==> flow/design.v <==
module binary2deg(
	input i_clk,
	input i_rst,
	input i_start,
	input[63:0] i_decimal,
	input[3:0] i_frccnt,
	output[13:0] o_deg,
	output o_finished
	);
enum {IDLE,D2B1,D2B2,SHIFT,B2D,END} state_w,state_r;
logic[13:0] deg_w,deg_r;
logic[21:0] devider_w,devider_r;
logic[34:0] tmp_w,tmp_r;
logic[63:0] decimal_w,decimal_r;
logic[21:0] binary_w,binary_r;
logic[3:0] cnt_w,cnt_r;
logic[3:0] frccnt_w,frccnt_r;
logic finished;
assign o_finished = finished;
assign o_deg = deg_r;
always@(*) begin
	deg_w = deg_r;
	devider_w = devider_r;
	tmp_w = tmp_r;
	decimal_w = decimal_r;
	binary_w = binary_r;
	cnt_w = cnt_r;
	frccnt_w = frccnt_r;
	state_w = state_r;
	finished = 0;
	case(state_r)
		IDLE: begin
			if(i_start) begin
				state_w = D2B1;
				decimal_w = i_decimal;
				frccnt_w = i_frccnt;
				tmp_w = 0;
			end
			else begin
				state_w = state_r;
				decimal_w = 0;
			end
			binary_w = 0;
			devider_w = 22'b101101000000000000000;
			finished = 0;
		end
		D2B1: begin
			if(decimal_r[3:0] < 10) begin
				tmp_w = (tmp_r >> 4)+(tmp_r >> 5)+(tmp_r >> 8)+(tmp_r >> 9)+(tmp_r >> 12)+(tmp_r >> 13)+{18'd0,decimal_r[3:0],13'd0};
				state_w = state_r;
			end
			else begin
				tmp_w = tmp_r;
				state_w = D2B2;
			end
			decimal_w = decimal_r >> 4;
		end
		D2B2: begin
			if(cnt_r == (frccnt_r - 1)) begin
				state_w = SHIFT;
				cnt_w = 0;
			end
			else begin
				state_w = state_r;
				cnt_w = cnt_r + 1;
			end
			tmp_w = (tmp_r >> 4)+(tmp_r >> 5)+(tmp_r >> 8)+(tmp_r >> 9)+(tmp_r >> 12)+(tmp_r >> 13)+{18'd0,decimal_r[3:0],13'd0};
			decimal_w = decimal_r >> 4;
		end
		SHIFT: begin
			tmp_w = (tmp_r << 3) + (tmp_r << 1);
			if(cnt_r == (frccnt_r - 2)) begin
				state_w = B2D;
				binary_w = tmp_w[21:0];
				cnt_w = 0;
			end
			else begin
				state_w = state_r;
				cnt_w = cnt_r + 1;
			end
		end
		B2D: begin
			if(cnt_r == 13) begin
				state_w = END;
				cnt_w = 0;
			end
			else begin
				state_w = state_r;
				cnt_w = cnt_r + 1;
			end
			if(binary_r < devider_r) begin
				deg_w = {deg_r[12:0],1'b0};
				binary_w = binary_r;
			end
			else begin
				deg_w = {deg_r[12:0],1'b1};
				binary_w = binary_r - devider_r;
			end
			devider_w = devider_r >> 1;
			finished = 0;
		end
		END: begin
			finished = 1;
			state_w = IDLE;
		end
	endcase
end
always@(posedge i_clk or negedge i_rst) begin
	if(!i_rst) begin
		devider_r <= 22'b0101101000000000000000;
		binary_r <= 0;
		deg_r <= 0;
		cnt_r <= 0;
		state_r <= IDLE;
		decimal_r <= 64'd0;
		tmp_r <= 35'd0;
		frccnt_r <= 0;
	end
	else begin
		devider_r <= devider_w;
		binary_r <= binary_w;
		deg_r <= deg_w;
		cnt_r <= cnt_w;
		state_r <= state_w;
		decimal_r <= decimal_w;
		tmp_r <= tmp_w;
		frccnt_r <= frccnt_w;
	end
end
endmodule
module synchro(
	input i_clk,
	input i_rst,
	input i_write,
	input[7:0] i_char,
	output o_full,
	output o_check,
	output[14 - 1:0] o_deg
	);
integer i;
enum {IDLE,IDT,DATA,DEG,CHECK} state_w,state_r;
logic[7:0] cnt_w,cnt_r;
logic[7:0] char_w[7:0],char_r[7:0];
logic[2:0] r_w,r_r,w_w,w_r;
logic[7:0] char;
logic[7:0] check_w,check_r;
logic[7:0] checksum_w,checksum_r,tmp;
logic check;
logic[23:0] SI_w,SI_r;
logic[3:0] pos;
enum {INT,FRC} dstate_w,dstate_r;
logic[63:0] decimal_w,decimal_r;
logic[13:0] deg,deg_w,deg_r;
logic[3:0] frccnt_w,frccnt_r;
logic finished;
binary2deg xbinary2deg(.i_clk(i_clk),.i_rst(i_rst),.i_start(check && (pos == 1)),.i_decimal(decimal_r),.i_frccnt(frccnt_r),.o_deg(deg),.o_finished(finished));
assign o_full = ((w_r + 1) == r_r)? 1 : 0;
assign o_check = check;
assign o_deg = deg_r;
always@(*) begin
	for(i = 0; i < 8; i = i + 1) begin
		char_w[i] = char_r[i];
	end
	if(i_write) begin
		w_w = w_r + 1;
		char_w[w_r] = i_char;
	end
	else begin
		w_w = w_r;
	end
	if(w_r != r_r) begin
		char = char_r[r_r];
		r_w = r_r + 1;
	end
	else begin
		char = 0;
		r_w = r_r;
	end
end
always@(*) begin
	pos = 0;
	case(SI_r)
		{"H","D","G"} : begin
			pos = 1;
		end
		{"H","D","T"} : begin
			pos = 1;
		end
	endcase
end
always@(*) begin
	if(finished)
		deg_w = deg;
	else
		deg_w = deg_r;
end
always@(*) begin
	check = 0;
	checksum_w = checksum_r;
	SI_w = SI_r;
	decimal_w = decimal_r;
	tmp = 0;
	frccnt_w = frccnt_r;
	state_w = state_r;
	dstate_w = dstate_r;
	cnt_w = cnt_r;
	check_w = check_r;
	if(w_r != r_r) begin
		case(state_r)
			IDLE: begin
				check_w = 0;
				decimal_w = 0;
				frccnt_w = 0;
				dstate_w = INT;
				if(char == "$") begin
					state_w = IDT;
				end
				else begin
					state_w = state_r;
				end
				cnt_w = 0;
			end
			IDT: begin
				if(cnt_r == 4) begin
					state_w = DATA;
					cnt_w = 0;
					SI_w = (SI_r << 8) + {16'd0,char};
				end
				else if(cnt_r > 1) begin
					state_w = state_r;
					cnt_w = cnt_r + 1;
					SI_w = (SI_r << 8) + {16'd0,char};
				end
				else begin
					state_w = state_r;
					SI_w = SI_r;
					cnt_w = cnt_r + 1;
				end
				check_w = check_r ^ char;
			end
			DATA: begin
				if(char == "*") begin
					state_w = CHECK;
					cnt_w = 0;
					check_w = check_r;
				end
				else if(char == ",") begin
					cnt_w = cnt_r + 1;
					check_w = check_r ^ char;
					if(cnt_r == (pos - 1)) begin
						state_w = DEG;
					end
					else begin
						state_w = state_r;
					end
				end
				else begin
					state_w = state_r;
					cnt_w = cnt_r;
					check_w = check_r ^ char;
				end
			end
			DEG: begin
				tmp = char - "0";
				if(char == ".") begin
					dstate_w = FRC;
					state_w = state_r;
					cnt_w = cnt_r;
					frccnt_w = frccnt_r;
					decimal_w = (decimal_r << 4) + {60'd0,tmp[3:0]};
				end
				else if(char == ",") begin
					dstate_w = INT;
					state_w = DATA;
					cnt_w = cnt_r;
					frccnt_w = frccnt_r;
					decimal_w = decimal_r;
				end
				else begin
					state_w = state_r;
					dstate_w = dstate_r;
					cnt_w = cnt_r;
					decimal_w = (decimal_r << 4) + {60'd0,tmp[3:0]};
					if(dstate_r == FRC) begin
						frccnt_w = frccnt_r;
					end
					else begin
						frccnt_w = frccnt_r + 1;
					end
				end
				check_w = check_r ^ char;
			end
			CHECK: begin
				if(char == 8'hd) begin
					state_w = IDLE;
					cnt_w = 0;
					if(check_r == checksum_r) begin
						check = 1;
					end
					else begin
						check = 0;
					end
				end
				else begin
					if((char > "/") && (char < ":")) begin
						tmp = char - "0";
						checksum_w = cnt_r == 0 ? {tmp[3:0],4'd0} : {checksum_r[7:4],tmp[3:0]};
					end
					else if((char > "@") && (char < "G")) begin
						tmp = char - "A" + 8'd10;
						checksum_w = cnt_r == 0 ? {tmp[3:0],4'd0} : {checksum_r[7:4],tmp[3:0]};
					end
					else begin
						checksum_w = checksum_r;
					end
					cnt_w = cnt_r + 1;
				end
			end
		endcase
	end
	else begin
		state_w = state_r;
		cnt_w = cnt_r;
		checksum_w = checksum_r;
		check_w = check_r;
	end
end
always@(posedge i_clk or negedge i_rst) begin
	if(!i_rst) begin
		state_r <= IDLE;
		dstate_r <= INT;
		cnt_r <= 0;
		deg_r <= 0;
		checksum_r <= 0;
		check_r <= 0;
		SI_r <= 0;
		r_r <= 0;
		w_r <= 0;
		decimal_r <= 0;
		frccnt_r <= 0;
		for(i = 0; i < 8; i = i + 1) begin
			char_r[i] <= 0;
		end
	end
	else begin
		state_r <= state_w;
		dstate_r <= dstate_w;
		cnt_r <= cnt_w;
		deg_r <= deg_w;
		checksum_r <= checksum_w;
		check_r <= check_w;
		SI_r <= SI_w;
		r_r <= r_w;
		w_r <= w_w;
		decimal_r <= decimal_w;
		frccnt_r <= frccnt_w;
		for(i = 0; i < 8; i = i + 1) begin
			char_r[i] <= char_w[i];
		end
	end
end
endmodule
==> flow/run.sh <==
#!/bin/bash
# the make line also repeats each setting of config.mk as NAME=value (left out here)
make -C /OpenROAD-flow-scripts/flow DESIGN_CONFIG=/design/flow/config.mk WORK_HOME=/design/flow/orfs CLKGATE_MAP_FILE= finish
==> flow/config.mk <==
export PLATFORM = sky130hd
export DESIGN_NAME = synchro
export DESIGN_NICKNAME = synchro
export VERILOG_FILES = /design/flow/design.v
export SDC_FILE = /design/flow/constraint.sdc
export NUM_CORES = 4
export LEC_CHECK = 0
export ABC_AREA = 0
export CAP_MARGIN = 20
export CELL_PAD_IN_SITES_GLOBAL_PLACEMENT = 1
export CORE_ASPECT_RATIO = 1.1
export CORE_MARGIN = 2
export CORE_UTILIZATION = 63
export GPL_TIMING_DRIVEN = 1
export MIN_ROUTING_LAYER = met1
export SETUP_SLACK_MARGIN = 1.24
export SLEW_MARGIN = 30
export TNS_END_PERCENT = 5
==> flow/constraint.sdc <==
create_clock -name core_clock -period 5.05 [get_ports {i_clk}]
set_input_delay 1.0100 -clock core_clock [delete_from_list [all_inputs] [get_ports {i_clk}]]
set_output_delay 1.0100 -clock core_clock [all_outputs]
set_load 0.01 [all_outputs]
==> results of run 1 <==
==> layer usage <==
metal	vias to the layer above	global-route usage [%]
li1	9720	-
met2	524	53.8
met4	0	14.8
met3	148	4.31
met1	10042	41.2
met5	-	0
==> final cells by class <==
type	instances	area [sq um]
Multi-Input combinational cell	1944	14600
Clock buffer	50	1120
Fill cell	2862	9970
Clock inverter	23	267
Sequential cell	376	9420
Timing Repair Buffer	261	2100
Tap cell	507	634
Inverter	208	781
==> through the flow <==
stage	setup slack [ns]	hold WS (ns)	TNS (ns)	std cells	util [%]
after floorplan	-0.547	0.449	-5.61	2650	-
after global placement	-0.976	0.458	-15.85	3277	69.0
after detailed placement	-1.13	0.463	-18.21	3277	69.0
after CTS	-1.05	0.463	-13.38	3364	73.8
after global routing	-1.18	0.503	-21.29	3369	74.4
final	-0.924	0.446	-14.19	3369	74.4
==> what timing repair did <==
| action | CTS | global route |
|---|---|---|
| setup endpoints to repair | 72 | 99 |
| buffers inserted | 14 | 5 |
| resized | 69 | 40 |
| pin swaps | 70 | 38 |
==> results_dict.tcl, run 1 <==
# metrics dict for downstream scripts
set metrics [dict create \
    cts_buffers 40 \
    edf_count 0 \
    yosysWarnings 4 \
    syn_nets 2887 \
    rows 76 \
    grt_max_degree 117 \
    cts_sinks 376 \
    p_seq_share_pct 40.1 \
    layout_min_cycle_time_ns 5.97 \
    xor_share_pct 3.86 \
    worstSetupPathType "reg2reg" \
    cap_violations 0 \
    grt_pass1_vias 20914 \
    rr_worst_depth 28 \
    path_buffers 5 \
    yosys_most_used_dff "dfrtp_1" \
    clk_latency_ns 0.58 \
    die_h_um 212 \
    synth.top_cells.by_area "dfrtp_1 38%, ha_1 7.5%, fa_1 6.3%, mux2_2 5.5%, nand2_1 4.9%" \
    finalClockSkew_ns 0.0229 \
    cts.clk_slew.worst_paths_ns 0.07 \
    comb_cell_power_mw 2.21 \
    power_density_nw_per_um2 304 \
    path_depth 28 \
    power.leakage_nw 13.8 \
    ys_sh_aoi_pct 19.0 \
    ys_sh_mux_pct 6.05 \
    power.group.top "sequential cells" \
    p_int_mw 6.02 \
    common_cells "370 x dfrtp_1, 324 x nand2_1, 205 x inv_1, 197 x o21ai_0, 192 x a21oi_1" \
    cts_tree "built" \
    drcViolationCount 0 \
    r2r-start "xbinary2deg.tmp_r[5]" \
    dr_total_vias 20434 \
    finalWirelength_mm 63.3 \
    antenna_cells 0 \
    crit_end "xbinary2deg.tmp_r[29]" \
    so.violations "negative setup slack" \
    worst_pin_slew_ns 0.970 \
    synth-adder-area-share_pct 13.8 \
    placed_area_sq_um 26800 \
    min-delay-path-class "in2async" \
    cts-root-buf "clkbuf_16" \
    yosys.area_share.simple_pct 13.9 \
    setup_violations 24 \
    worst_ir_drop_vdd_mv 0.476 \
    synth-seq-cells 376 \
    grt_pass1_wl_mm 105 \
    seq_power_mw 3.53 \
    pg_clk_mw 3.06 \
    crit_fanout 4 \
    die_area_sq_um 40700 \
    top_layer_used "met4" \
    wire_per_inst_um 18.8 \
    layout-area-overhead-vs-synth_pct 17.3 \
    max_stage_delay_ns 0.57 \
    viasPerCell 6.07 \
    gp_congestion 0.947 \
    arrival_ns 6.42 \
    logic_family "AND-OR/OR-AND gates" \
    core-area_sq_um 38900 \
    boundaryPins 27 \
    slew_headroom_pct 34.9 \
    top_area_cell "dfrtp_1" \
    crit_top_cell "fa_1" \
    antenna_found_initial 0 \
    yosysCellCount 2650 \
    swShare_pct 31.5 \
    hold_viol 0 \
    grt_usage_pct 32.1 \
    power_frac_clock_pct 34.8 \
    synth_area_sq_um 24700 \
    hold_buffers 0 \
    dp_hpwl_mm 44.3 \
    ys_chip_area_sq_um 24700 \
    required_ns 5.50 \
    async_flop_share_pct 100 \
    avgSynthCellArea_sq_um 9.31 \
    finalWorstSetupSlack_ns -0.924 \
    overflow 0 \
    drtPass1Iterations 7 \
    cts_buffer_depth 3 \
    synth.most_common_cell "dfrtp_1" \
    critPathCaptureType "flip-flop" \
    crit_start "xbinary2deg.tmp_r[5]" \
    initCoreUtil_pct 63.4 \
    total_power_mw 8.79 \
    htree_levels 2 \
    rrSetupSlack_ns -0.92 \
    synth_cell_types 84 \
    status "failed layout checks" \
    crit_slowest_cell "fa_1" \
    r2r-end "xbinary2deg.tmp_r[29]" \
    cp-start-kind "flip-flop" \
    wl_met2_mm 31.1 \
    p_sw_mw 2.77 \
    synth_seq_share_pct 38.2 \
    fmax_mhz 167 \
    slew_violations 0 \
    top_area_share_pct 37.5 \
    route.met3.wl_mm 2.81 \
    period_used_pct 118 \
    rsz0062_at_grt "true" \
    wl_met1_mm 26.7 \
    stdcell_area_sq_um 28900 \
    synth_cells 2650 \
    fin_nets 3068 \
    warning_count 48 \
    drtIter0Drc 1301 \
    p_comb_share_pct 25.1 \
    drtAntennaViolNets 0 \
    io_buffers 26 \
    dieWidth_um 193 \
    cp_top_family "adder cells" \
]
==> inputs of run 2 (changes only) <==
- ABC_AREA: 0 -> 1
- CAP_MARGIN: 20 -> 15
- CELL_PAD_IN_SITES_DETAIL_PLACEMENT: default -> 2
- CELL_PAD_IN_SITES_GLOBAL_PLACEMENT: 1 -> default
- CORE_ASPECT_RATIO: 1.1 -> 0.9
- CORE_MARGIN: 2 -> 8
- CORE_UTILIZATION: 63 -> 64
- CTS_CLUSTER_SIZE: default -> 77
- GPL_TIMING_DRIVEN: 1 -> 0
- HOLD_SLACK_MARGIN: default -> -0.06
- MIN_ROUTING_LAYER: met1 -> default
- PLACE_DENSITY_LB_ADDON: default -> 0.22
- SETUP_SLACK_MARGIN: 1.24 -> default
- SLEW_MARGIN: 30 -> 20
- TNS_END_PERCENT: 5 -> default
- clock period: 5.05 -> 10.0 ns (I/O delays scaled with it)
==> run 2 against run 1 <==
Effect of this change: the flow now stops in 3_5_place_dp; area after synthesis rose by 4.1%; die size rose by 15%; synthesized cell count grew 25%.
==> results_dict.tcl, run 2 <==
# collected from the flow reports
set metrics [dict create \
    synth_cell_types 56 \
    gp_congestion 0.979 \
    avgSynthCellArea_sq_um 7.72 \
    synth-adder-area-share_pct 13.3 \
    io_buffers 26 \
    synth_seq_share_pct 36.7 \
    ys_chip_area_sq_um 25700 \
    top_area_share_pct 36.1 \
    logic_family "simple AND/OR/NAND/NOR gates" \
    rows 69 \
    yosysWarnings 4 \
    tool.error "[ERROR DPL-0033] detailed placement checks failed during check placement." \
    die_h_um 206 \
    ys_sh_aoi_pct 17.4 \
    synth.most_common_cell "nand2_1" \
    synth-seq-cells 376 \
    edf_count 0 \
    async_flop_share_pct 100 \
    haltStage "3_5_place_dp" \
    boundaryPins 27 \
    top_area_cell "dfrtp_1" \
    dieWidth_um 227 \
    yosys_most_used_dff "dfrtp_1" \
    synth.top_cells.by_area "dfrtp_1 36%, nand2_1 13%, ha_1 7.2%, inv_1 6.3%, fa_1 6.1%" \
    xor_share_pct 2.69 \
    yosys.area_share.simple_pct 21.3 \
    core-area_sq_um 39500 \
    synth_area_sq_um 25700 \
    syn_nets 3562 \
    synth_cells 3325 \
    common_cells "912 x nand2_1, 431 x inv_1, 370 x dfrtp_1, 271 x o21ai_0, 206 x nor2_1" \
    status "stopped before the end" \
    yosysCellCount 3325 \
    ys_sh_mux_pct 0.0828 \
    die_area_sq_um 46800 \
    initCoreUtil_pct 64.9 \
]
[run 2: through the flow]
stage	TNS, ns	power [mW]
2_1_floorplan	0	2.47
3_3_place_gp	-3280.75	2.73
==> inputs of run 3 (changes only) <==
- ABC_AREA: 1 -> default
- CAP_MARGIN: 15 -> 20
- CELL_PAD_IN_SITES_DETAIL_PLACEMENT: 2 -> default
- CORE_ASPECT_RATIO: 0.9 -> default
- CORE_MARGIN: 8 -> 2
- CORE_UTILIZATION: 64 -> 72
- CTS_CLUSTER_DIAMETER: default -> 28
- CTS_CLUSTER_SIZE: 77 -> 47
- GPL_TIMING_DRIVEN: 0 -> default
- HOLD_SLACK_MARGIN: -0.06 -> 0.29
- PLACE_DENSITY_LB_ADDON: 0.22 -> 0.0
- SETUP_SLACK_MARGIN: default -> -0.28
- clock period: 10.0 -> 5.41 ns (I/O delays scaled with it)
==> run 3 against run 2 <==
Effect of this change: the layout now fails its checks (negative setup slack); area after synthesis down 3.9%; synthesized cell count down 20%; die size down 24%.
==> results_dict.tcl, run 3 <==
# metrics dict for downstream scripts
set metrics [dict create \
    status "failed layout checks" \
    so.violations "negative setup slack" \
    drtAntennaViolNets 0 \
    drcViolationCount 0 \
    synth.top_cells.by_area "dfrtp_1 38%, ha_1 7.5%, fa_1 6.3%, mux2_2 5.5%, nand2_1 4.9%" \
    pg_clk_mw 5.21 \
    dp_hpwl_mm 44.4 \
    crit_slowest_cell "fa_1" \
    wire_per_inst_um 22.5 \
    synth-adder-area-share_pct 13.8 \
    path_buffers 5 \
    common_cells "370 x dfrtp_1, 324 x nand2_1, 205 x inv_1, 197 x o21ai_0, 192 x a21oi_1" \
    grt_max_degree 133 \
    overflow 0 \
    cts_sinks 376 \
    arrival_ns 6.77 \
    top_area_cell "dfrtp_1" \
    yosys.area_share.simple_pct 13.9 \
    ys_sh_aoi_pct 19.0 \
    worstSetupPathType "reg2reg" \
    core-area_sq_um 33600 \
    dp.cells 3175 \
    power_frac_clock_pct 48.7 \
    cts_buffer_depth 3 \
    p_int_mw 7.43 \
    cts-root-buf "clkbuf_16" \
    htree_levels 3 \
    cp-start-kind "flip-flop" \
    hold_path_end "xbinary2deg.decimal_r[29]" \
    boundaryPins 27 \
    power.leakage_nw 14.3 \
    synth_cells 2650 \
    fmax_mhz 158 \
    worst_pin_slew_ns 1.19 \
    setup_violations 27 \
    logic_family "AND-OR/OR-AND gates" \
    min-delay-path-class "reg2reg" \
    edf_count 0 \
    slew_violations 0 \
    crit_start "xbinary2deg.tmp_r[5]" \
    path_cells "buf_4, ha_4, inv_2, fa_2, nand2b_4, buf_4, nand2b_1, a21oi_1, xor2_1, fa_1, inv_1, fa_1, fa_1, ha_1, a21o_1, a21oi_1, o211ai_1, nand2_1, o211ai_1, buf_4, a31oi_4, o21a_1, xnor2_1, a221o_1" \
    ys_sh_mux_pct 6.05 \
    die_area_sq_um 35700 \
    hold_viol 0 \
    io_buffers 26 \
    period_used_pct 117 \
    grt_pass1_vias 22921 \
    yosys_most_used_dff "dfrtp_1" \
    xor_share_pct 3.86 \
    seq_power_mw 3.34 \
    ys_chip_area_sq_um 24700 \
    p_sw_mw 3.29 \
    crit_end "xbinary2deg.tmp_r[30]" \
    cap_violations 0 \
    cts.clk_slew.worst_paths_ns 0.05 \
    required_ns 5.86 \
    dieWidth_um 189 \
    dr_total_vias 22308 \
    initCoreUtil_pct 73.4 \
    fin_nets 3065 \
    holdWs_ns 0.470 \
    critPathCaptureType "flip-flop" \
    drtPass1Iterations 6 \
    finalWorstSetupSlack_ns -0.907 \
    finalWirelength_mm 75.1 \
    power.group.top "clock" \
    min_delay_path_depth 2 \
    logic_area_sq_um 14400 \
    grt_pass1_wl_mm 118 \
    avgSynthCellArea_sq_um 9.31 \
    worst_ir_drop_vdd_mv 0.465 \
    rr_worst_depth 24 \
    antenna_found_initial 1 \
    yosysCellCount 2650 \
    cts_buffers 82 \
    hold_buffers 0 \
    drtIter0Drc 2412 \
    synth_cell_types 84 \
    layout-area-overhead-vs-synth_pct 21.0 \
    rrSetupSlack_ns -0.91 \
    finalClockSkew_ns 0.0523 \
    syn_nets 2887 \
    synth_seq_share_pct 38.2 \
    layout_min_cycle_time_ns 6.32 \
    yosysWarnings 4 \
    synth.most_common_cell "dfrtp_1" \
    power_density_nw_per_um2 359 \
    swShare_pct 30.7 \
    gp_congestion 0.962 \
    synth-seq-cells 376 \
    pre_cts_slack_ns -0.851 \
    viasPerCell 6.68 \
    p_seq_share_pct 31.2 \
    warning_count 50 \
    top_area_share_pct 37.5 \
    crit_fanout 4 \
    antenna_cells 0 \
    async_flop_share_pct 100 \
    cp_top_family "adder cells" \
    fin_setup_tns_ns -13.72 \
    seqCellArea_sq_um 9420 \
    synth_area_sq_um 24700 \
    p_comb_share_pct 20.1 \
    max_stage_delay_ns 0.56 \
    clk_latency_ns 0.62 \
    path_depth 24 \
    grt_usage_pct 41.3 \
    r2r-end "xbinary2deg.tmp_r[30]" \
    finalNonFillerCells 3342 \
    n_fill_cell 1593 \
    die_h_um 189 \
    hp-start "xbinary2deg.decimal_r[33]" \
    rows 67 \
    rsz0062_at_grt "true" \
    r2r-start "xbinary2deg.tmp_r[5]" \
    finish.utilization_pct 88.7 \
    slew_headroom_pct 18.3 \
    comb_cell_power_mw 2.15 \
    cts_tree "built" \
]
-- run 3: layout make-up --
type | count | area share, %
well taps | 448 | 1.88
inverters | 208 | 2.62
repair buffers | 216 | 5.88
clock inverters | 48 | 2.25
multi-input cells | 1944 | 48.4
flip-flops and latches | 376 | 31.6
clock buffers | 102 | 7.44
-- run 3: per-stage QoR --
stage | instance area [sq um] | total power, mW
after floorplan | 24700 | 4.69
after global placement | 26400 | 5.21
after detailed placement | 26400 | 5.30
after CTS | 29600 | 10.6
after global routing | 29800 | 11.0
final | 29800 | 10.7
-- run 3: timing repair --
item                                    4_1_cts  5_1_grt
gates resized                                46       44
buffers inserted                             11       10
endpoints found under the setup margin       19       21
pin swaps                                    50       53
endpoints found under the hold margin         0        0
-- run 3: routing by layer --
| layer | GRT usage (%) | share of wire (%) | up-vias |
|---|---|---|---|
| met5 | 0 | 0.019 | - |
| met4 | 20.4 | 5.4 | 2 |
| met3 | 7.69 | 8.4 | 374 |
| met2 | 70.4 | 49 | 1278 |
| met1 | 50.8 | 37 | 10900 |
| li1 | - | - | 9754 |
==> inputs of run 4 (changes only) <==
- ABC_AREA: default -> 1
- CELL_PAD_IN_SITES_GLOBAL_PLACEMENT: default -> 1
- CORE_ASPECT_RATIO: default -> 0.63
- CORE_UTILIZATION: 72 -> 32
- CTS_CLUSTER_DIAMETER: 28 -> default
- CTS_CLUSTER_SIZE: 47 -> default
- GPL_TIMING_DRIVEN: default -> 1
- HOLD_SLACK_MARGIN: 0.29 -> default
- MIN_ROUTING_LAYER: default -> met1
- PLACE_DENSITY_LB_ADDON: 0.0 -> default
- SETUP_SLACK_MARGIN: -0.28 -> default
- SLEW_MARGIN: 20 -> 30
- TNS_END_PERCENT: default -> 5
- clock period: 5.41 -> 12.2 ns (I/O delays scaled with it)
==> run 4 against run 3 <==
Effect of this change: the run now finishes clean; clock skew decreased by 0.016 ns; via count decreased by 0.96%; routed wire length increased by 5.3%; synthesized cell count increased by 25%; sequential share of layout area increased by 1.6 points; first-iteration DRC count decreased by 17%; non-clock buffer count decreased by 171; setup slack improved by 6.6 ns; total power decreased by 66%; global-route usage decreased by 22 points; clock-buffer cell count decreased by 34; hold slack improved by 0.0048 ns; critical endpoint is now o_check; largest cell class unchanged.
==> results_dict.tcl, run 4 <==
# metrics dict for downstream scripts
set metrics [dict create \
    status "no timing/DRC/antenna violations" \
    seq_power_mw 1.44 \
    synth_cells 3325 \
    synth_cell_types 56 \
    max_stage_delay_ns 0.58 \
    r2r-start "xbinary2deg.tmp_r[5]" \
    swShare_pct 34.6 \
    rsz0062_at_grt "false" \
    crit_end "o_check" \
    arrival_ns 4.08 \
    rows 82 \
    drcViolationCount 0 \
    avgSynthCellArea_sq_um 7.72 \
    required_ns 9.76 \
    critPathCaptureType "output pin" \
    hp-start "deg_r[0]" \
    cap_violations 0 \
    fin_setup_tns_ns 0 \
    core-area_sq_um 79500 \
    crit_fanout 10 \
    power.group.top "sequential cells" \
    cp-start-kind "flip-flop" \
    initCoreUtil_pct 32.3 \
    p_int_mw 2.36 \
    cp_top_family "simple AND/OR/NAND/NOR gates" \
    dieWidth_um 361 \
    die_h_um 229 \
    worst_pin_slew_ns 1.16 \
    pg_clk_mw 1.33 \
    synth-adder-area-share_pct 13.3 \
    hold_path_end "deg_r[0]" \
    ys_sh_aoi_pct 17.4 \
    power.leakage_nw 13.5 \
    io_buffers 26 \
    synth_area_sq_um 25700 \
    comb_cell_power_mw 0.838 \
    layout-area-overhead-vs-synth_pct 10.5 \
    period_used_pct 53.4 \
    cts.clk_slew.worst_paths_ns 0.06 \
    worstSetupPathType "reg2out" \
    grt_pass1_wl_mm 126 \
    crit_start "r_r[2]" \
    async_flop_share_pct 100 \
    rr_worst_depth 26 \
    stdcell_area_sq_um 28400 \
    min_delay_path_depth 2 \
    wire_per_inst_um 18.0 \
    yosysCellCount 3325 \
    top_area_share_pct 36.1 \
    hold_viol 0 \
    common_cells "912 x nand2_1, 431 x inv_1, 370 x dfrtp_1, 271 x o21ai_0, 206 x nor2_1" \
    cts_resized 0 \
    synth_seq_share_pct 36.7 \
    die_area_sq_um 82600 \
    p_comb_share_pct 23.2 \
    top_area_cell "dfrtp_1" \
    dr_total_vias 22094 \
    synth-seq-cells 376 \
    min-delay-path-class "reg2reg" \
    warning_count 42 \
    yosysWarnings 4 \
    xor_share_pct 2.69 \
    cts_tree "built" \
    power_frac_clock_pct 36.9 \
    rrSetupSlack_ns 6.21 \
    syn_nets 3562 \
    yosys_most_used_dff "dfrtp_1" \
    cts_buffer_depth 3 \
    fmax_mhz 153 \
    layout_min_cycle_time_ns 6.52 \
    dp_hpwl_mm 59.5 \
    setup_violations 0 \
    antenna_found_initial 2 \
    cts_buffers 43 \
    grt_usage_pct 19.2 \
    worst_ir_drop_vdd_mv 0.106 \
    hold_buffers 0 \
    gp_congestion 0.894 \
    cts-root-buf "clkbuf_16" \
    r2r-end "xbinary2deg.tmp_r[21]" \
    power_density_nw_per_um2 127 \
    path_buffers 2 \
    ys_chip_area_sq_um 25700 \
    placed_area_sq_um 26900 \
    drtPass1Iterations 6 \
    synth.top_cells.by_area "dfrtp_1 36%, nand2_1 13%, ha_1 7.2%, inv_1 6.3%, fa_1 6.1%" \
    ys_sh_mux_pct 0.0828 \
    edf_count 0 \
    drtIter0Drc 2010 \
    finalWirelength_mm 79.1 \
    viasPerCell 5.02 \
    yosys.area_share.simple_pct 21.3 \
    crit_slowest_cell "clkdlybuf4s50_1" \
    total_power_mw 3.61 \
    path_cells "inv_2, ha_1, nand2_1, nand2_1, a21oi_1, nand4_1, o21ai_0, nor2_2, ha_1, nand3_2, nor2_2, and3_1, clkdlybuf4s50_1" \
    htree_levels 2 \
    cts_sinks 376 \
    grt_pass1_vias 21351 \
    finish.utilization_pct 35.7 \
    p_sw_mw 1.25 \
    synth.most_common_cell "nand2_1" \
    finalClockSkew_ns 0.0360 \
    slew_headroom_pct 21.6 \
    post_cts_buffers 0 \
    clk_latency_ns 0.60 \
    slew_violations 0 \
    overflow 0 \
    logic_family "simple AND/OR/NAND/NOR gates" \
    p_seq_share_pct 39.8 \
    drtAntennaViolNets 0 \
    boundaryPins 27 \
    path_depth 13 \
    fin_nets 3551 \
    grt_max_degree 170 \
]
-- run 4: routing by layer --
layer / vias up / global-route usage, % / share of wire, %
met2: 513 / 23.8 / 36
met4: 0 / 2.99 / 1.1
li1: 10842 / - / -
met3: 61 / 3.34 / 5.9
met1: 10678 / 33.3 / 57
met5: - / 0 / 0
-- run 4: area by class of cell --
type | count | area [sq um]
Clock inverter | 11 | 146
Timing Repair Buffer | 45 | 450
Inverter | 442 | 1660
Multi-Input combinational cell | 2406 | 14100
Clock buffer | 68 | 1290
Tap cell | 1050 | 1310
Antenna cell | 1 | 2.50
Fill cell | 8312 | 51100
Sequential cell | 376 | 9420
-- run 4: per-stage QoR --
stage,setup WS (ns),std cells,hold slack [ns]
final,5.68,4399,0.475
after global routing,5.42,4398,0.497
after CTS,5.67,4396,0.480
after detailed placement,6.22,4317,0.462
after global placement,6.33,4315,0.454
after floorplan,7.29,3325,0.442
==> inputs of run 5 (changes only) <==
- ABC_AREA: 1 -> default
- CELL_PAD_IN_SITES_GLOBAL_PLACEMENT: 1 -> default
- CORE_ASPECT_RATIO: 0.63 -> default
- CORE_UTILIZATION: 32 -> 70
- CTS_CLUSTER_SIZE: default -> 14
- GPL_TIMING_DRIVEN: 1 -> default
- MIN_ROUTING_LAYER: met1 -> default
- SETUP_SLACK_MARGIN: default -> -0.47
- SLEW_MARGIN: 30 -> 20
- TNS_END_PERCENT: 5 -> default
- clock period: 12.2 -> 5.06 ns (I/O delays scaled with it)
==> run 5 against run 4 <==
Effect of this change: cell count decreased by 25%; the layout now fails its checks (negative setup slack); combinational power rose to 2.7 times the previous value; first-iteration DRC count down 25%; clock-buffer cell count is 14 lower; setup slack got worse by 6.7 ns; sequential cell count unchanged; final area up 0.85%; clock skew down 0.0046 ns; non-clock buffer count rose by 216; clock power grew 120%.
==> results_dict.tcl, run 5 <==
# metrics dict for downstream scripts
set metrics [dict create \
    grt_max_degree 112 \
    fin_setup_tns_ns -15.24 \
    power_density_nw_per_um2 306 \
    logic_family "AND-OR/OR-AND gates" \
    synth.top_cells.by_area "dfrtp_1 38%, ha_1 7.5%, fa_1 6.3%, mux2_2 5.5%, nand2_1 4.9%" \
    synth.most_common_cell "dfrtp_1" \
    r2r-end "xbinary2deg.tmp_r[31]" \
    async_flop_share_pct 100 \
    p_comb_share_pct 25.7 \
    r2r-start "xbinary2deg.tmp_r[5]" \
    ys_chip_area_sq_um 24700 \
    dp_hpwl_mm 44.9 \
    crit_end "xbinary2deg.tmp_r[31]" \
    overflow 0 \
    die_h_um 192 \
    xor_share_pct 3.86 \
    ys_sh_mux_pct 6.05 \
    fmax_mhz 164 \
    grt_usage_pct 35.6 \
    total_power_mw 8.75 \
    synth_cell_types 84 \
    cts_tree "built" \
    synth_area_sq_um 24700 \
    path_buffers 3 \
    synth_cells 2650 \
    max_stage_delay_ns 0.57 \
    grt_pass1_wl_mm 105 \
    fin_nets 3068 \
    synth-seq-cells 376 \
    drtPass1Iterations 5 \
    pg_clk_mw 2.98 \
    finish.utilization_pct 82.6 \
    yosysCellCount 2650 \
    so.violations "negative setup slack" \
    rrSetupSlack_ns -1.03 \
    path_depth 24 \
    cts_sinks 376 \
    io_buffers 26 \
    yosysWarnings 4 \
    crit_slowest_cell "fa_1" \
    yosys_most_used_dff "dfrtp_1" \
    cp_top_family "AND-OR/OR-AND gates" \
    cap_violations 0 \
    synth-adder-area-share_pct 13.8 \
    dp.cells 3223 \
    hold_buffers 0 \
    pre_cts_slack_ns -1.03 \
    setup_violations 24 \
    gp_congestion 0.950 \
    die_area_sq_um 36700 \
    worst_ir_drop_vdd_mv 0.464 \
    p_int_mw 5.91 \
    slew_headroom_pct 22.5 \
    layout-area-overhead-vs-synth_pct 16.0 \
    rsz0062_at_grt "true" \
    power.group.top "sequential cells" \
    power.leakage_nw 13.7 \
    finalClockSkew_ns 0.0314 \
    slew_violations 0 \
    wire_per_inst_um 19.7 \
    antenna_found_initial 2 \
    finalWorstSetupSlack_ns -1.03 \
    swShare_pct 32.5 \
    htree_levels 2 \
    worst_pin_slew_ns 1.16 \
    n_fill_cell 2092 \
    layout_min_cycle_time_ns 6.09 \
    cts_buffer_depth 3 \
    period_used_pct 120 \
    critPathCaptureType "flip-flop" \
    finalNonFillerCells 3319 \
    warning_count 50 \
    rows 68 \
    drtIter0Drc 1502 \
    cts.clk_slew.worst_paths_ns 0.06 \
    initCoreUtil_pct 71.2 \
    cts_buffers 40 \
    drtAntennaViolNets 0 \
    syn_nets 2887 \
    ys_sh_aoi_pct 19.0 \
    edf_count 0 \
    seq_power_mw 3.52 \
    power_frac_clock_pct 34.1 \
    synth_seq_share_pct 38.2 \
    dieWidth_um 192 \
    p_sw_mw 2.84 \
    hold_viol 0 \
    clk_latency_ns 0.59 \
    top_area_cell "dfrtp_1" \
    rr_worst_depth 24 \
    path_cells "buf_6, ha_4, a21o_1, a21oi_2, o211ai_1, a41o_1, o221a_4, a21bo_2, a21o_1, a21oi_2, xnor2_2, fa_1, inv_2, fa_1, fa_1, inv_2, ha_4, o2111ai_2, or2_4, o211ai_1, a31oi_1, a2111oi_2, or3_1, o211ai_1" \
    drcViolationCount 0 \
    dr_total_vias 20943 \
    core-area_sq_um 34600 \
    top_area_share_pct 37.5 \
    comb_cell_power_mw 2.25 \
    avgSynthCellArea_sq_um 9.31 \
    worstSetupPathType "reg2reg" \
    grt_pass1_vias 21087 \
    crit_fanout 5 \
    cts-root-buf "clkbuf_16" \
    min-delay-path-class "in2async" \
    finalWirelength_mm 65.4 \
    boundaryPins 27 \
    p_seq_share_pct 40.2 \
    arrival_ns 6.52 \
    viasPerCell 6.31 \
    status "failed layout checks" \
    common_cells "370 x dfrtp_1, 324 x nand2_1, 205 x inv_1, 197 x o21ai_0, 192 x a21oi_1" \
    cp-start-kind "flip-flop" \
    yosys.area_share.simple_pct 13.9 \
    crit_start "xbinary2deg.tmp_r[5]" \
    required_ns 5.49 \
]
==> run 5: area by class of cell <==
| cell class | instances | area [sq um] | area share, % |
|---|---|---|---|
| diodes | 1 | 2.50 | 0.00875 |
| clock buffers | 54 | 1100 | 3.86 |
| clock inverters | 20 | 235 | 0.822 |
| inverters | 208 | 781 | 2.73 |
| multi-input cells | 1944 | 14400 | 50.4 |
| flip-flops and latches | 376 | 9420 | 32.9 |
| well taps | 455 | 569 | 1.99 |
| repair buffers | 261 | 2080 | 7.26 |
==> run 5: routing by layer <==
metal	part of all wire (%)	GRT usage, %	up-vias
met4	3.7	15.3	0
met2	50	61.8	706
met5	0	0	-
met1	41	45.0	10341
met3	4.9	4.42	179
li1	-	-	9717
==> run 5: what timing repair did <==
action / CTS / global route
resized: 31 / 46
setup buffers: 12 / 13
endpoints found under the setup margin: 19 / 22
pin swaps: 64 / 77
gates cloned: 0 / 0
==> run 5: metrics by stage <==
step,hold WS [ns],instance area [sq um]
final,0.431,28600
after global placement,0.461,26700
after detailed placement,0.467,26800
after floorplan,0.449,24700
after global routing,0.462,28600
after CTS,0.428,28300
==> inputs of run 6 (changes only) <==
- CORE_UTILIZATION: 70 -> 72
- CTS_CLUSTER_DIAMETER: default -> 28
- CTS_CLUSTER_SIZE: 14 -> 47
- PLACE_DENSITY_LB_ADDON: default -> 0.0
- SETUP_SLACK_MARGIN: -0.47 -> -0.28
- clock period: 5.06 -> 5.69 ns (I/O delays scaled with it)
==> run 6 against run 5 <==
Effect of this change: the layout still fails its checks (negative setup slack); die size decreased by 2.7%; utilization increased by 5.5 points; hold slack improved by 0.044 ns; highest routed layer unchanged.
==> results_dict.tcl, run 6 <==
# metrics dict for downstream scripts
set metrics [dict create \
    status "failed layout checks" \
    so.violations "negative setup slack" \
    async_flop_share_pct 100 \
    antenna_cells 0 \
    p_int_mw 6.91 \
    grt_max_degree 120 \
    max_stage_delay_ns 0.54 \
    crit_slowest_cell "fa_1" \
    syn_nets 2887 \
    cts_tree "built" \
    yosysWarnings 4 \
    setup_violations 12 \
    xor_share_pct 3.86 \
    antenna_found_initial 0 \
    path_buffers 3 \
    finalWorstSetupSlack_ns -0.265 \
    hold_path_end "xbinary2deg.devider_r[3]" \
    min-delay-path-class "reg2reg" \
    drtAntennaViolNets 0 \
    hp-start "xbinary2deg.devider_r[4]" \
    die_h_um 189 \
    finish.utilization_pct 88.1 \
    finalClockSkew_ns 0.0276 \
    rows 67 \
    fmax_mhz 168 \
    core-area_sq_um 33600 \
    grt_usage_pct 41.5 \
    hold_buffers 0 \
    synth_seq_share_pct 38.2 \
    swShare_pct 31.8 \
    synth_cell_types 84 \
    crit_start "xbinary2deg.tmp_r[5]" \
    drtPass1Iterations 6 \
    slew_headroom_pct 16.8 \
    period_used_pct 105 \
    ys_sh_mux_pct 6.05 \
    fin_setup_tns_ns -1.29 \
    layout-area-overhead-vs-synth_pct 20.1 \
    power_frac_clock_pct 46.9 \
    overflow 0 \
    power_density_nw_per_um2 342 \
    comb_cell_power_mw 2.17 \
    layout_min_cycle_time_ns 5.95 \
    wire_per_inst_um 22.2 \
    slew_violations 0 \
    worst_pin_slew_ns 1.22 \
    yosys_most_used_dff "dfrtp_1" \
    min_delay_path_depth 2 \
    warning_count 47 \
    clk_latency_ns 0.60 \
    synth_cells 2650 \
    synth.most_common_cell "dfrtp_1" \
    grt_pass1_vias 22943 \
    ys_chip_area_sq_um 24700 \
    synth-adder-area-share_pct 13.8 \
    cap_violations 0 \
    worstSetupPathType "reg2reg" \
    cp-start-kind "flip-flop" \
    dp_hpwl_mm 44.3 \
    io_buffers 26 \
    fin_nets 3047 \
    r2r-start "xbinary2deg.tmp_r[5]" \
    gp_congestion 0.957 \
    p_sw_mw 3.22 \
    common_cells "370 x dfrtp_1, 324 x nand2_1, 205 x inv_1, 197 x o21ai_0, 192 x a21oi_1" \
    logic_family "AND-OR/OR-AND gates" \
    pg_clk_mw 4.75 \
    initCoreUtil_pct 73.4 \
    top_area_cell "dfrtp_1" \
    die_area_sq_um 35700 \
    dieWidth_um 189 \
    cp_top_family "adder cells" \
    path_depth 26 \
    avgSynthCellArea_sq_um 9.31 \
    holdWs_ns 0.475 \
    synth-seq-cells 376 \
    crit_fanout 4 \
    critPathCaptureType "flip-flop" \
    drtIter0Drc 2284 \
    ys_sh_aoi_pct 19.0 \
    htree_levels 3 \
    crit_end "xbinary2deg.tmp_r[31]" \
    dr_total_vias 22199 \
    required_ns 6.12 \
    rrSetupSlack_ns -0.26 \
    seq_power_mw 3.21 \
    grt_pass1_wl_mm 118 \
    rr_worst_depth 26 \
    yosys.area_share.simple_pct 13.9 \
    synth.top_cells.by_area "dfrtp_1 38%, ha_1 7.5%, fa_1 6.3%, mux2_2 5.5%, nand2_1 4.9%" \
    yosysCellCount 2650 \
    boundaryPins 27 \
    hold_viol 0 \
    cts_sinks 376 \
    edf_count 0 \
    worst_ir_drop_vdd_mv 0.494 \
    synth_area_sq_um 24700 \
    p_seq_share_pct 31.7 \
    p_comb_share_pct 21.4 \
    power.group.top "clock" \
    arrival_ns 6.39 \
    power.leakage_nw 14.1 \
    drcViolationCount 0 \
    rsz0062_at_grt "true" \
    r2r-end "xbinary2deg.tmp_r[31]" \
    finalWirelength_mm 73.7 \
    top_area_share_pct 37.5 \
    cts-root-buf "clkbuf_16" \
    cts.clk_slew.worst_paths_ns 0.05 \
    viasPerCell 6.68 \
    crit_top_cell "fa_1" \
    cts_buffer_depth 3 \
    cts_buffers 83 \
]
## run 6: routing by layer
metal | track usage [%] | routed length (um) | vias to the layer above
li1 | - | - | 9710
met1 | 50.9 | 27900 | 10892
met2 | 71.0 | 36800 | 1275
met3 | 7.14 | 5400 | 322
met4 | 20.8 | 3580 | 0
met5 | 0 | 0 | -
## run 6: layout make-up
type | count | area [sq um]
clock buffers | 109 | 2360
clock inverters | 42 | 434
fillers | 1567 | 4010
inverters | 208 | 781
multi-input cells | 1944 | 14500
flip-flops and latches | 376 | 9420
well taps | 448 | 561
repair buffers | 197 | 1580
## run 6: timing repair
action,CTS,global route
pin swaps,38,48
gates resized,39,62
endpoints found under the setup margin,17,19
buffers inserted,4,9
## run 6: stage by stage
stage / area, sq um / setup slack, ns / total power, mW / cells
finish: 29600 / -0.265 / 10.1 / 3324
global placement: 26300 / -0.609 / 4.98 / 3165
CTS: 29300 / -0.292 / 9.99 / 3319
detailed placement: 26300 / -0.738 / 5.08 / 3165
global route: 29600 / -0.496 / 10.4 / 3324
floorplan: 24700 / -0.247 / 4.46 / 2650
==> inputs of run 7 (changes only) <==
- ABC_AREA: default -> 1
- CTS_CLUSTER_DIAMETER: 28 -> 397
- CTS_CLUSTER_SIZE: 47 -> default
- PLACE_DENSITY: default -> 0.4
- PLACE_DENSITY_LB_ADDON: 0.0 -> default
- SETUP_SLACK_MARGIN: -0.28 -> 1.8
- clock period: 5.69 -> 6.71 ns (I/O delays scaled with it)
==> run 7 against run 6 <==
Effect of this change: now clean on timing, DRC and antenna; sequential cell count unchanged; clock skew rose by 0.0078 ns; first-iteration DRC count up 41%; critical endpoint is now xbinary2deg.tmp_r[27]; global-route usage barely moved.
==> results_dict.tcl, run 7 <==
# metrics dict for downstream scripts
set metrics [dict create \
    status "no timing/DRC/antenna violations" \
    initCoreUtil_pct 72.7 \
    pg_clk_mw 2.32 \
    finalWirelength_mm 78.7 \
    power_frac_clock_pct 34.9 \
    gp_congestion 0.978 \
    fmax_mhz 187 \
    grt_pass1_wl_mm 121 \
    critPathCaptureType "flip-flop" \
    fin_nets 3604 \
    grt_pass1_vias 23975 \
    power.leakage_nw 13.8 \
    path_depth 28 \
    yosys_most_used_dff "dfrtp_1" \
    arrival_ns 5.80 \
    edf_count 0 \
    avgSynthCellArea_sq_um 7.72 \
    layout-area-overhead-vs-synth_pct 13.7 \
    logic_family "simple AND/OR/NAND/NOR gates" \
    rrSetupSlack_ns 1.38 \
    power_density_nw_per_um2 228 \
    yosysWarnings 4 \
    p_comb_share_pct 25.4 \
    grt_max_degree 166 \
    crit_top_cell "nand2_1" \
    finalWorstSetupSlack_ns 1.38 \
    worst_pin_slew_ns 1.03 \
    total_power_mw 6.65 \
    drtAntennaViolNets 0 \
    core-area_sq_um 35300 \
    p_int_mw 4.31 \
    swShare_pct 35.2 \
    synth_cells 3325 \
    top_area_cell "dfrtp_1" \
    p_seq_share_pct 39.8 \
    cts_buffers 41 \
    crit_slowest_cell "fa_2" \
    dieWidth_um 193 \
    required_ns 7.18 \
    xor_share_pct 2.69 \
    seq_power_mw 2.64 \
    pre_cts_slack_ns 0.918 \
    slew_headroom_pct 31.5 \
    finalClockSkew_ns 0.0354 \
    synth-adder-area-share_pct 13.3 \
    crit_end "xbinary2deg.tmp_r[27]" \
    synth_cell_types 56 \
    yosys.area_share.simple_pct 21.3 \
    cts.clk_slew.worst_paths_ns 0.06 \
    cp_top_family "adder cells" \
    cts_sinks 376 \
    rows 69 \
    r2r-end "xbinary2deg.tmp_r[27]" \
    hold_viol 0 \
    dp_hpwl_mm 50.3 \
    worstSetupPathType "reg2reg" \
    synth.top_cells.by_area "dfrtp_1 36%, nand2_1 13%, ha_1 7.2%, inv_1 6.3%, fa_1 6.1%" \
    io_buffers 26 \
    overflow 0 \
    top_area_share_pct 36.1 \
    fin_setup_tns_ns 0 \
    p_sw_mw 2.34 \
    antenna_cells 0 \
    async_flop_share_pct 100 \
    hp-start "deg_r[12]" \
    ys_chip_area_sq_um 25700 \
    rr_worst_depth 28 \
    min-delay-path-class "reg2reg" \
    ys_sh_aoi_pct 17.4 \
    cap_violations 0 \
    crit_fanout 5 \
    hold_buffers 0 \
    max_stage_delay_ns 0.54 \
    die_h_um 193 \
    synth-seq-cells 376 \
    wire_per_inst_um 20.4 \
    hold_path_end "deg_r[12]" \
    cts_tree "built" \
    syn_nets 3562 \
    path_buffers 5 \
    ys_sh_mux_pct 0.0828 \
    cp-start-kind "flip-flop" \
    synth_seq_share_pct 36.7 \
    comb_cell_power_mw 1.69 \
    cts_buffer_depth 3 \
    r2r-start "xbinary2deg.tmp_r[4]" \
    yosysCellCount 3325 \
    slew_violations 0 \
    common_cells "912 x nand2_1, 431 x inv_1, 370 x dfrtp_1, 271 x o21ai_0, 206 x nor2_1" \
    grt_usage_pct 41.5 \
    setup_violations 0 \
    drcViolationCount 0 \
    power.group.top "sequential cells" \
    rsz0062_at_grt "true" \
    cts-root-buf "clkbuf_16" \
    antenna_found_initial 0 \
    worst_ir_drop_vdd_mv 0.373 \
    warning_count 49 \
    boundaryPins 27 \
    die_area_sq_um 37200 \
    viasPerCell 6.40 \
    layout_min_cycle_time_ns 5.33 \
    clk_latency_ns 0.59 \
    drtIter0Drc 3215 \
    synth_area_sq_um 25700 \
    crit_start "xbinary2deg.tmp_r[4]" \
    synth.most_common_cell "nand2_1" \
    htree_levels 2 \
    dr_total_vias 24697 \
    min_delay_path_depth 2 \
    drtPass1Iterations 9 \
    period_used_pct 79.5 \
]
run 7: what timing repair did:
action,CTS,global route
pin swaps,69,66
gates resized,198,103
buffers inserted,34,26
cloned,0,0
setup endpoints to repair,26,30
run 7: area by class of cell:
class	instances	area [sq um]
multi-input combinational	2406	15200
timing repair buffer	100	911
fill	2046	6110
clock buffer	59	1240
inverter	442	1670
sequential	376	9450
clock inverter	15	143
tap	461	577
run 7: routing by layer:
| metal | up-vias | part of all wire, % | track usage [%] |
|---|---|---|---|
| met4 | 0 | 5.5 | 19.1 |
| li1 | 10934 | - | - |
| met1 | 11707 | 38 | 52.9 |
| met2 | 1623 | 47 | 67.7 |
| met5 | - | 0 | 0 |
| met3 | 433 | 9.7 | 9.09 |
run 7: through the flow:
step / hold slack (ns) / util (%) / cell area [sq um] / cells
after floorplan: 0.442 / - / 25700 / 3325
after global placement: 0.454 / 74.0 / 26100 / 3723
after detailed placement: 0.459 / 74.0 / 26100 / 3723
after CTS: 0.473 / 80.8 / 28500 / 3831
after global routing: 0.503 / 82.7 / 29200 / 3859
final: 0.475 / 82.7 / 29200 / 3859
==> inputs of run 8 (changes only) <==
- ABC_AREA: 1 -> 0
- CAP_MARGIN: 20 -> 15
- CELL_PAD_IN_SITES_GLOBAL_PLACEMENT: default -> 0
- CORE_ASPECT_RATIO: default -> 1.1
- CTS_CLUSTER_DIAMETER: 397 -> 286
- GPL_TIMING_DRIVEN: default -> 1
- MIN_ROUTING_LAYER: default -> met1
- PLACE_DENSITY: 0.4 -> default
- PLACE_DENSITY_LB_ADDON: default -> 0.0
- SETUP_SLACK_MARGIN: 1.8 -> 1.24
- SLEW_MARGIN: 20 -> 40
- TNS_END_PERCENT: default -> 5
- clock period: 6.71 -> 4.87 ns (I/O delays scaled with it)
==> run 8 against run 7 <==
Effect of this change: clock-buffer cell count is 4 lower; via count decreased by 11%; hold slack got worse by 0.11 ns; critical path type unchanged; sequential share of layout area down 0.70 points; routed wire length shrank 8.4%; utilization grew 5.0 points; largest cell class unchanged; die size is 3.9% lower; now fails the layout checks on negative setup slack; first-iteration DRC count down 35%; total power is 43% higher; non-clock buffer count grew 161; area after synthesis fell by 3.9%.
==> results_dict.tcl, run 8 <==
# metrics dict for downstream scripts
set metrics [dict create \
    stdcell_area_sq_um 29800 \
    top_area_cell "dfrtp_1" \
    core-area_sq_um 33900 \
    grt_pass1_vias 21743 \
    synth_seq_share_pct 38.2 \
    common_cells "370 x dfrtp_1, 324 x nand2_1, 205 x inv_1, 197 x o21ai_0, 192 x a21oi_1" \
    r2r-start "xbinary2deg.tmp_r[12]" \
    avgSynthCellArea_sq_um 9.31 \
    grt_pass1_wl_mm 108 \
    viasPerCell 6.69 \
    grt_max_degree 129 \
    power_frac_clock_pct 34.7 \
    antenna_found_initial 0 \
    path_buffers 4 \
    rr_worst_depth 26 \
    yosys.area_share.simple_pct 13.9 \
    finalNonFillerCells 3302 \
    boundaryPins 27 \
    power.group.top "sequential cells" \
    logic_family "AND-OR/OR-AND gates" \
    htree_levels 2 \
    syn_nets 2887 \
    critPathCaptureType "flip-flop" \
    worst_ir_drop_vdd_mv 0.543 \
    initCoreUtil_pct 72.7 \
    fin_nets 3069 \
    p_comb_share_pct 26.5 \
    cp-start-kind "flip-flop" \
    p_sw_mw 3.14 \
    warning_count 46 \
    path_depth 26 \
    dieWidth_um 180 \
    cts_sinks 376 \
    drtAntennaViolNets 0 \
    crit_top_cell "fa_1" \
    crit_start "xbinary2deg.tmp_r[12]" \
    dr_total_vias 22102 \
    drtPass1Iterations 8 \
    p_int_mw 6.35 \
    comb_cell_power_mw 2.52 \
    clk_latency_ns 0.58 \
    swShare_pct 33.1 \
    required_ns 5.27 \
    ys_sh_aoi_pct 19.0 \
    synth_cell_types 84 \
    cap_violations 0 \
    max_stage_delay_ns 0.55 \
    cts_tree "built" \
    cts.clk_slew.worst_paths_ns 0.07 \
    layout-area-overhead-vs-synth_pct 20.7 \
    crit_end "xbinary2deg.tmp_r[27]" \
    status "failed layout checks" \
    drcViolationCount 0 \
    cts_buffer_depth 3 \
    hold_viol 0 \
    power.leakage_nw 14.1 \
    overflow 0 \
    antenna_cells 0 \
    io_buffers 26 \
    setup_violations 26 \
    drtIter0Drc 2083 \
    yosys_most_used_dff "dfrtp_1" \
    worst_pin_slew_ns 1.11 \
    synth-seq-cells 376 \
    die_h_um 198 \
    cts_buffers 41 \
    async_flop_share_pct 100 \
    cts-root-buf "clkbuf_16" \
    ys_chip_area_sq_um 24700 \
    synth.top_cells.by_area "dfrtp_1 38%, ha_1 7.5%, fa_1 6.3%, mux2_2 5.5%, nand2_1 4.9%" \
    pg_clk_mw 3.29 \
    cp_top_family "AND-OR/OR-AND gates" \
    synth.most_common_cell "dfrtp_1" \
    fmax_mhz 166 \
    min-delay-path-class "in2async" \
    finalClockSkew_ns 0.0341 \
    rrSetupSlack_ns -1.17 \
    yosysWarnings 4 \
    wire_per_inst_um 21.8 \
    ys_sh_mux_pct 6.05 \
    synth_cells 2650 \
    so.violations "negative setup slack" \
    r2r-end "xbinary2deg.tmp_r[27]" \
    placed_area_sq_um 26800 \
    slew_violations 0 \
    top_area_share_pct 37.5 \
    grt_usage_pct 36.8 \
    slew_headroom_pct 26.1 \
    crit_slowest_cell "fa_1" \
    total_power_mw 9.49 \
    rows 71 \
    rsz0062_at_grt "true" \
    xor_share_pct 3.86 \
    yosysCellCount 2650 \
    worstSetupPathType "reg2reg" \
    synth-adder-area-share_pct 13.8 \
    seq_power_mw 3.68 \
    crit_fanout 4 \
    layout_min_cycle_time_ns 6.04 \
    hold_buffers 0 \
    p_seq_share_pct 38.8 \
    die_area_sq_um 35800 \
    gp_congestion 1.01 \
    dp.cells 3214 \
    dp_hpwl_mm 44.5 \
    edf_count 0 \
    finalWorstSetupSlack_ns -1.17 \
    finalWirelength_mm 72.1 \
    arrival_ns 6.45 \
    synth_area_sq_um 24700 \
    period_used_pct 124 \
    power_density_nw_per_um2 319 \
]
-- run 8: stage by stage --
stage          setup slack [ns]  hold WS [ns]  utilization, %  TNS [ns]
4_1_cts                   -1.14         0.352            84.4    -19.40
3_3_place_gp              -1.11         0.460            79.0    -18.68
5_1_grt                   -1.31         0.384            87.7    -25.60
2_1_floorplan            -0.727         0.449               -     -9.04
3_5_place_dp              -1.31         0.471            79.1    -23.06
6_report                  -1.17         0.361            87.7    -19.77
-- run 8: area by class of cell --
class | count | area (sq um)
multi-input cells | 1944 | 15400
flip-flops and latches | 376 | 9420
fillers | 1631 | 4170
repair buffers | 261 | 2160
clock buffers | 55 | 1160
inverters | 208 | 783
well taps | 438 | 548
clock inverters | 20 | 259
-- run 8: repair_timing --
| item | CTS | global route |
|---|---|---|
| setup buffers | 9 | 4 |
| hold endpoints to repair | 0 | 0 |
| setup endpoints to repair | 130 | 144 |
| resized | 67 | 328 |
| pin swaps | 57 | 184 |
-- run 8: per-layer routing --
layer / GRT usage (%) / vias to the layer above / routed length (um)
met4: 16.8 / 0 / 3590
met5: 0 / - / 0
li1: - / 9738 / -
met1: 46.8 / 10930 / 27600
met2: 63.5 / 1127 / 36300
met3: 4.71 / 307 / 4600
==> inputs of run 9 (changes only) <==
- CAP_MARGIN: 15 -> 20
- CORE_ASPECT_RATIO: 1.1 -> 0.63
- CTS_CLUSTER_DIAMETER: 286 -> default
- CTS_CLUSTER_SIZE: default -> 37
- PLACE_DENSITY: default -> 0.65
- PLACE_DENSITY_LB_ADDON: 0.0 -> default
- SETUP_SLACK_MARGIN: 1.24 -> 1.87
- SLEW_MARGIN: 40 -> 30
- clock period: 4.87 -> 9.31 ns (I/O delays scaled with it)
==> run 9 against run 8 <==
Effect of this change: now clean on timing, DRC and antenna; global-route usage shrank 0.53 points; total power fell by 51%; routed wire length shrank 12%; register-to-register slack improved by 3.5 ns; critical endpoint is now xbinary2deg.tmp_r[31]; cell count is 6.6% lower; non-clock buffer count is 211 lower; utilization shrank 8.8 points; via count shrank 8.7%; largest cell class unchanged; setup slack improved by 3.5 ns; synthesized cell count unchanged; critical path type unchanged.
==> results_dict.tcl, run 9 <==
# metrics dict for downstream scripts
set metrics [dict create \
    cts_buffers 37 \
    p_seq_share_pct 41.0 \
    grt_pass1_vias 19666 \
    rr_worst_depth 26 \
    power_frac_clock_pct 33.0 \
    worstSetupPathType "reg2reg" \
    xor_share_pct 3.86 \
    post_cts_buffers 0 \
    cts_sinks 376 \
    pg_clk_mw 1.54 \
    grtUsageMet2_pct 51.0 \
    drtAntennaViolNets 0 \
    synth-seq-cells 376 \
    drcViolationCount 0 \
    rsz0062_at_grt "false" \
    ys_sh_mux_pct 6.05 \
    logic_family "AND-OR/OR-AND gates" \
    fmax_mhz 143 \
    die_area_sq_um 35800 \
    seq_power_mw 1.91 \
    grt_usage_pct 36.3 \
    viasPerCell 6.54 \
    synth_cells 2650 \
    required_ns 9.72 \
    worst_ir_drop_vdd_mv 0.219 \
    top_area_share_pct 37.5 \
    fin_setup_tns_ns 0 \
    crit_end "xbinary2deg.tmp_r[31]" \
    crit_start "xbinary2deg.tmp_r[5]" \
    min-delay-path-class "reg2reg" \
    avgSynthCellArea_sq_um 9.31 \
    core-area_sq_um 33600 \
    overflow 0 \
    p_comb_share_pct 26.0 \
    critPathCaptureType "flip-flop" \
    clk_latency_ns 0.55 \
    r2r-end "xbinary2deg.tmp_r[31]" \
    worst_pin_slew_ns 0.881 \
    edf_count 0 \
    dp.cells 3017 \
    status "no timing/DRC/antenna violations" \
    crit_slowest_cell "fa_1" \
    hold_path_end "xbinary2deg.decimal_r[31]" \
    cts_buffer_depth 3 \
    dieWidth_um 237 \
    top_area_cell "dfrtp_1" \
    rows 53 \
    io_buffers 26 \
    cts_tree "built" \
    met3_usage_pct 11.5 \
    finish.utilization_pct 78.9 \
    hold_viol 0 \
    arrival_ns 7.40 \
    finalClockSkew_ns 0.0280 \
    use_met1_pct 55.0 \
    cts-root-buf "clkbuf_16" \
    layout_min_cycle_time_ns 6.98 \
    dp_hpwl_mm 44.9 \
    drtIter0Drc 2014 \
    cp-start-kind "flip-flop" \
    hp-start "xbinary2deg.decimal_r[35]" \
    htree_levels 2 \
    grt_pass1_wl_mm 103 \
    yosysWarnings 4 \
    antenna_cells 0 \
    warning_count 47 \
    ys_sh_aoi_pct 19.0 \
    rrSetupSlack_ns 2.33 \
    min_delay_path_depth 2 \
    slew_violations 0 \
    comb_cell_power_mw 1.22 \
    dr_total_vias 20177 \
    path_buffers 3 \
    yosys_most_used_dff "dfrtp_1" \
    crit_fanout 7 \
    finalWirelength_mm 63.7 \
    antenna_found_initial 5 \
    crit_top_cell "fa_1" \
    synth_cell_types 84 \
    initCoreUtil_pct 73.5 \
    power_density_nw_per_um2 177 \
    cp_top_family "AND-OR/OR-AND gates" \
    grt_max_degree 126 \
    syn_nets 2887 \
    common_cells "370 x dfrtp_1, 324 x nand2_1, 205 x inv_1, 197 x o21ai_0, 192 x a21oi_1" \
    drtPass1Iterations 8 \
    synth.top_cells.by_area "dfrtp_1 38%, ha_1 7.5%, fa_1 6.3%, mux2_2 5.5%, nand2_1 4.9%" \
    max_stage_delay_ns 0.52 \
    cts.clk_slew.worst_paths_ns 0.07 \
    setup_violations 0 \
    ys_chip_area_sq_um 24700 \
    p_sw_mw 1.54 \
    synth.most_common_cell "dfrtp_1" \
    async_flop_share_pct 100 \
    swShare_pct 33.0 \
    synth-adder-area-share_pct 13.8 \
    finalNonFillerCells 3085 \
    die_h_um 151 \
    wire_per_inst_um 20.6 \
    gp_congestion 0.973 \
    layout-area-overhead-vs-synth_pct 7.32 \
    r2r-start "xbinary2deg.tmp_r[5]" \
    period_used_pct 75.0 \
    cap_violations 0 \
    top_usage_layer "met1" \
    slew_headroom_pct 40.5 \
    power.leakage_nw 12.5 \
    synth_area_sq_um 24700 \
    yosysCellCount 2650 \
    power.group.top "sequential cells" \
    fin_nets 2854 \
    total_power_mw 4.67 \
    p_int_mw 3.13 \
    boundaryPins 27 \
    yosys.area_share.simple_pct 13.9 \
    path_depth 26 \
    synth_seq_share_pct 38.2 \
]
## run 9: metal layers
metal	wire length, um	up-vias
met5	72	-
met4	1100	12
met3	7420	125
met2	26000	902
met1	29000	9862
li1	-	9276
## run 9: cell type report
type	instances	area [sq um]
Multi-Input combinational cell	1944	14000
Sequential cell	376	9420
Fill cell	2236	7090
Clock buffer	48	1030
Inverter	208	781
Tap cell	440	551
Timing Repair Buffer	50	458
Clock inverter	19	226
## run 9: timing repair
item                       in CTS  in global routing
resized                         0                  1
hold endpoints to repair        0                  0
setup endpoints to repair       0                  1
hold buffers                    0                  0
## run 9: metrics by stage
| stage | area, sq um | worst slack, ns | hold WS (ns) |
|---|---|---|---|
| after CTS | 26400 | 2.42 | 0.485 |
| after global routing | 26500 | 1.96 | 0.514 |
| after detailed placement | 25200 | 2.46 | 0.467 |
| after global placement | 25200 | 2.67 | 0.462 |
| final | 26500 | 2.33 | 0.479 |
| after floorplan | 24700 | 3.37 | 0.449 |
No activity file was given, so power comes from the tool's default toggle rates.
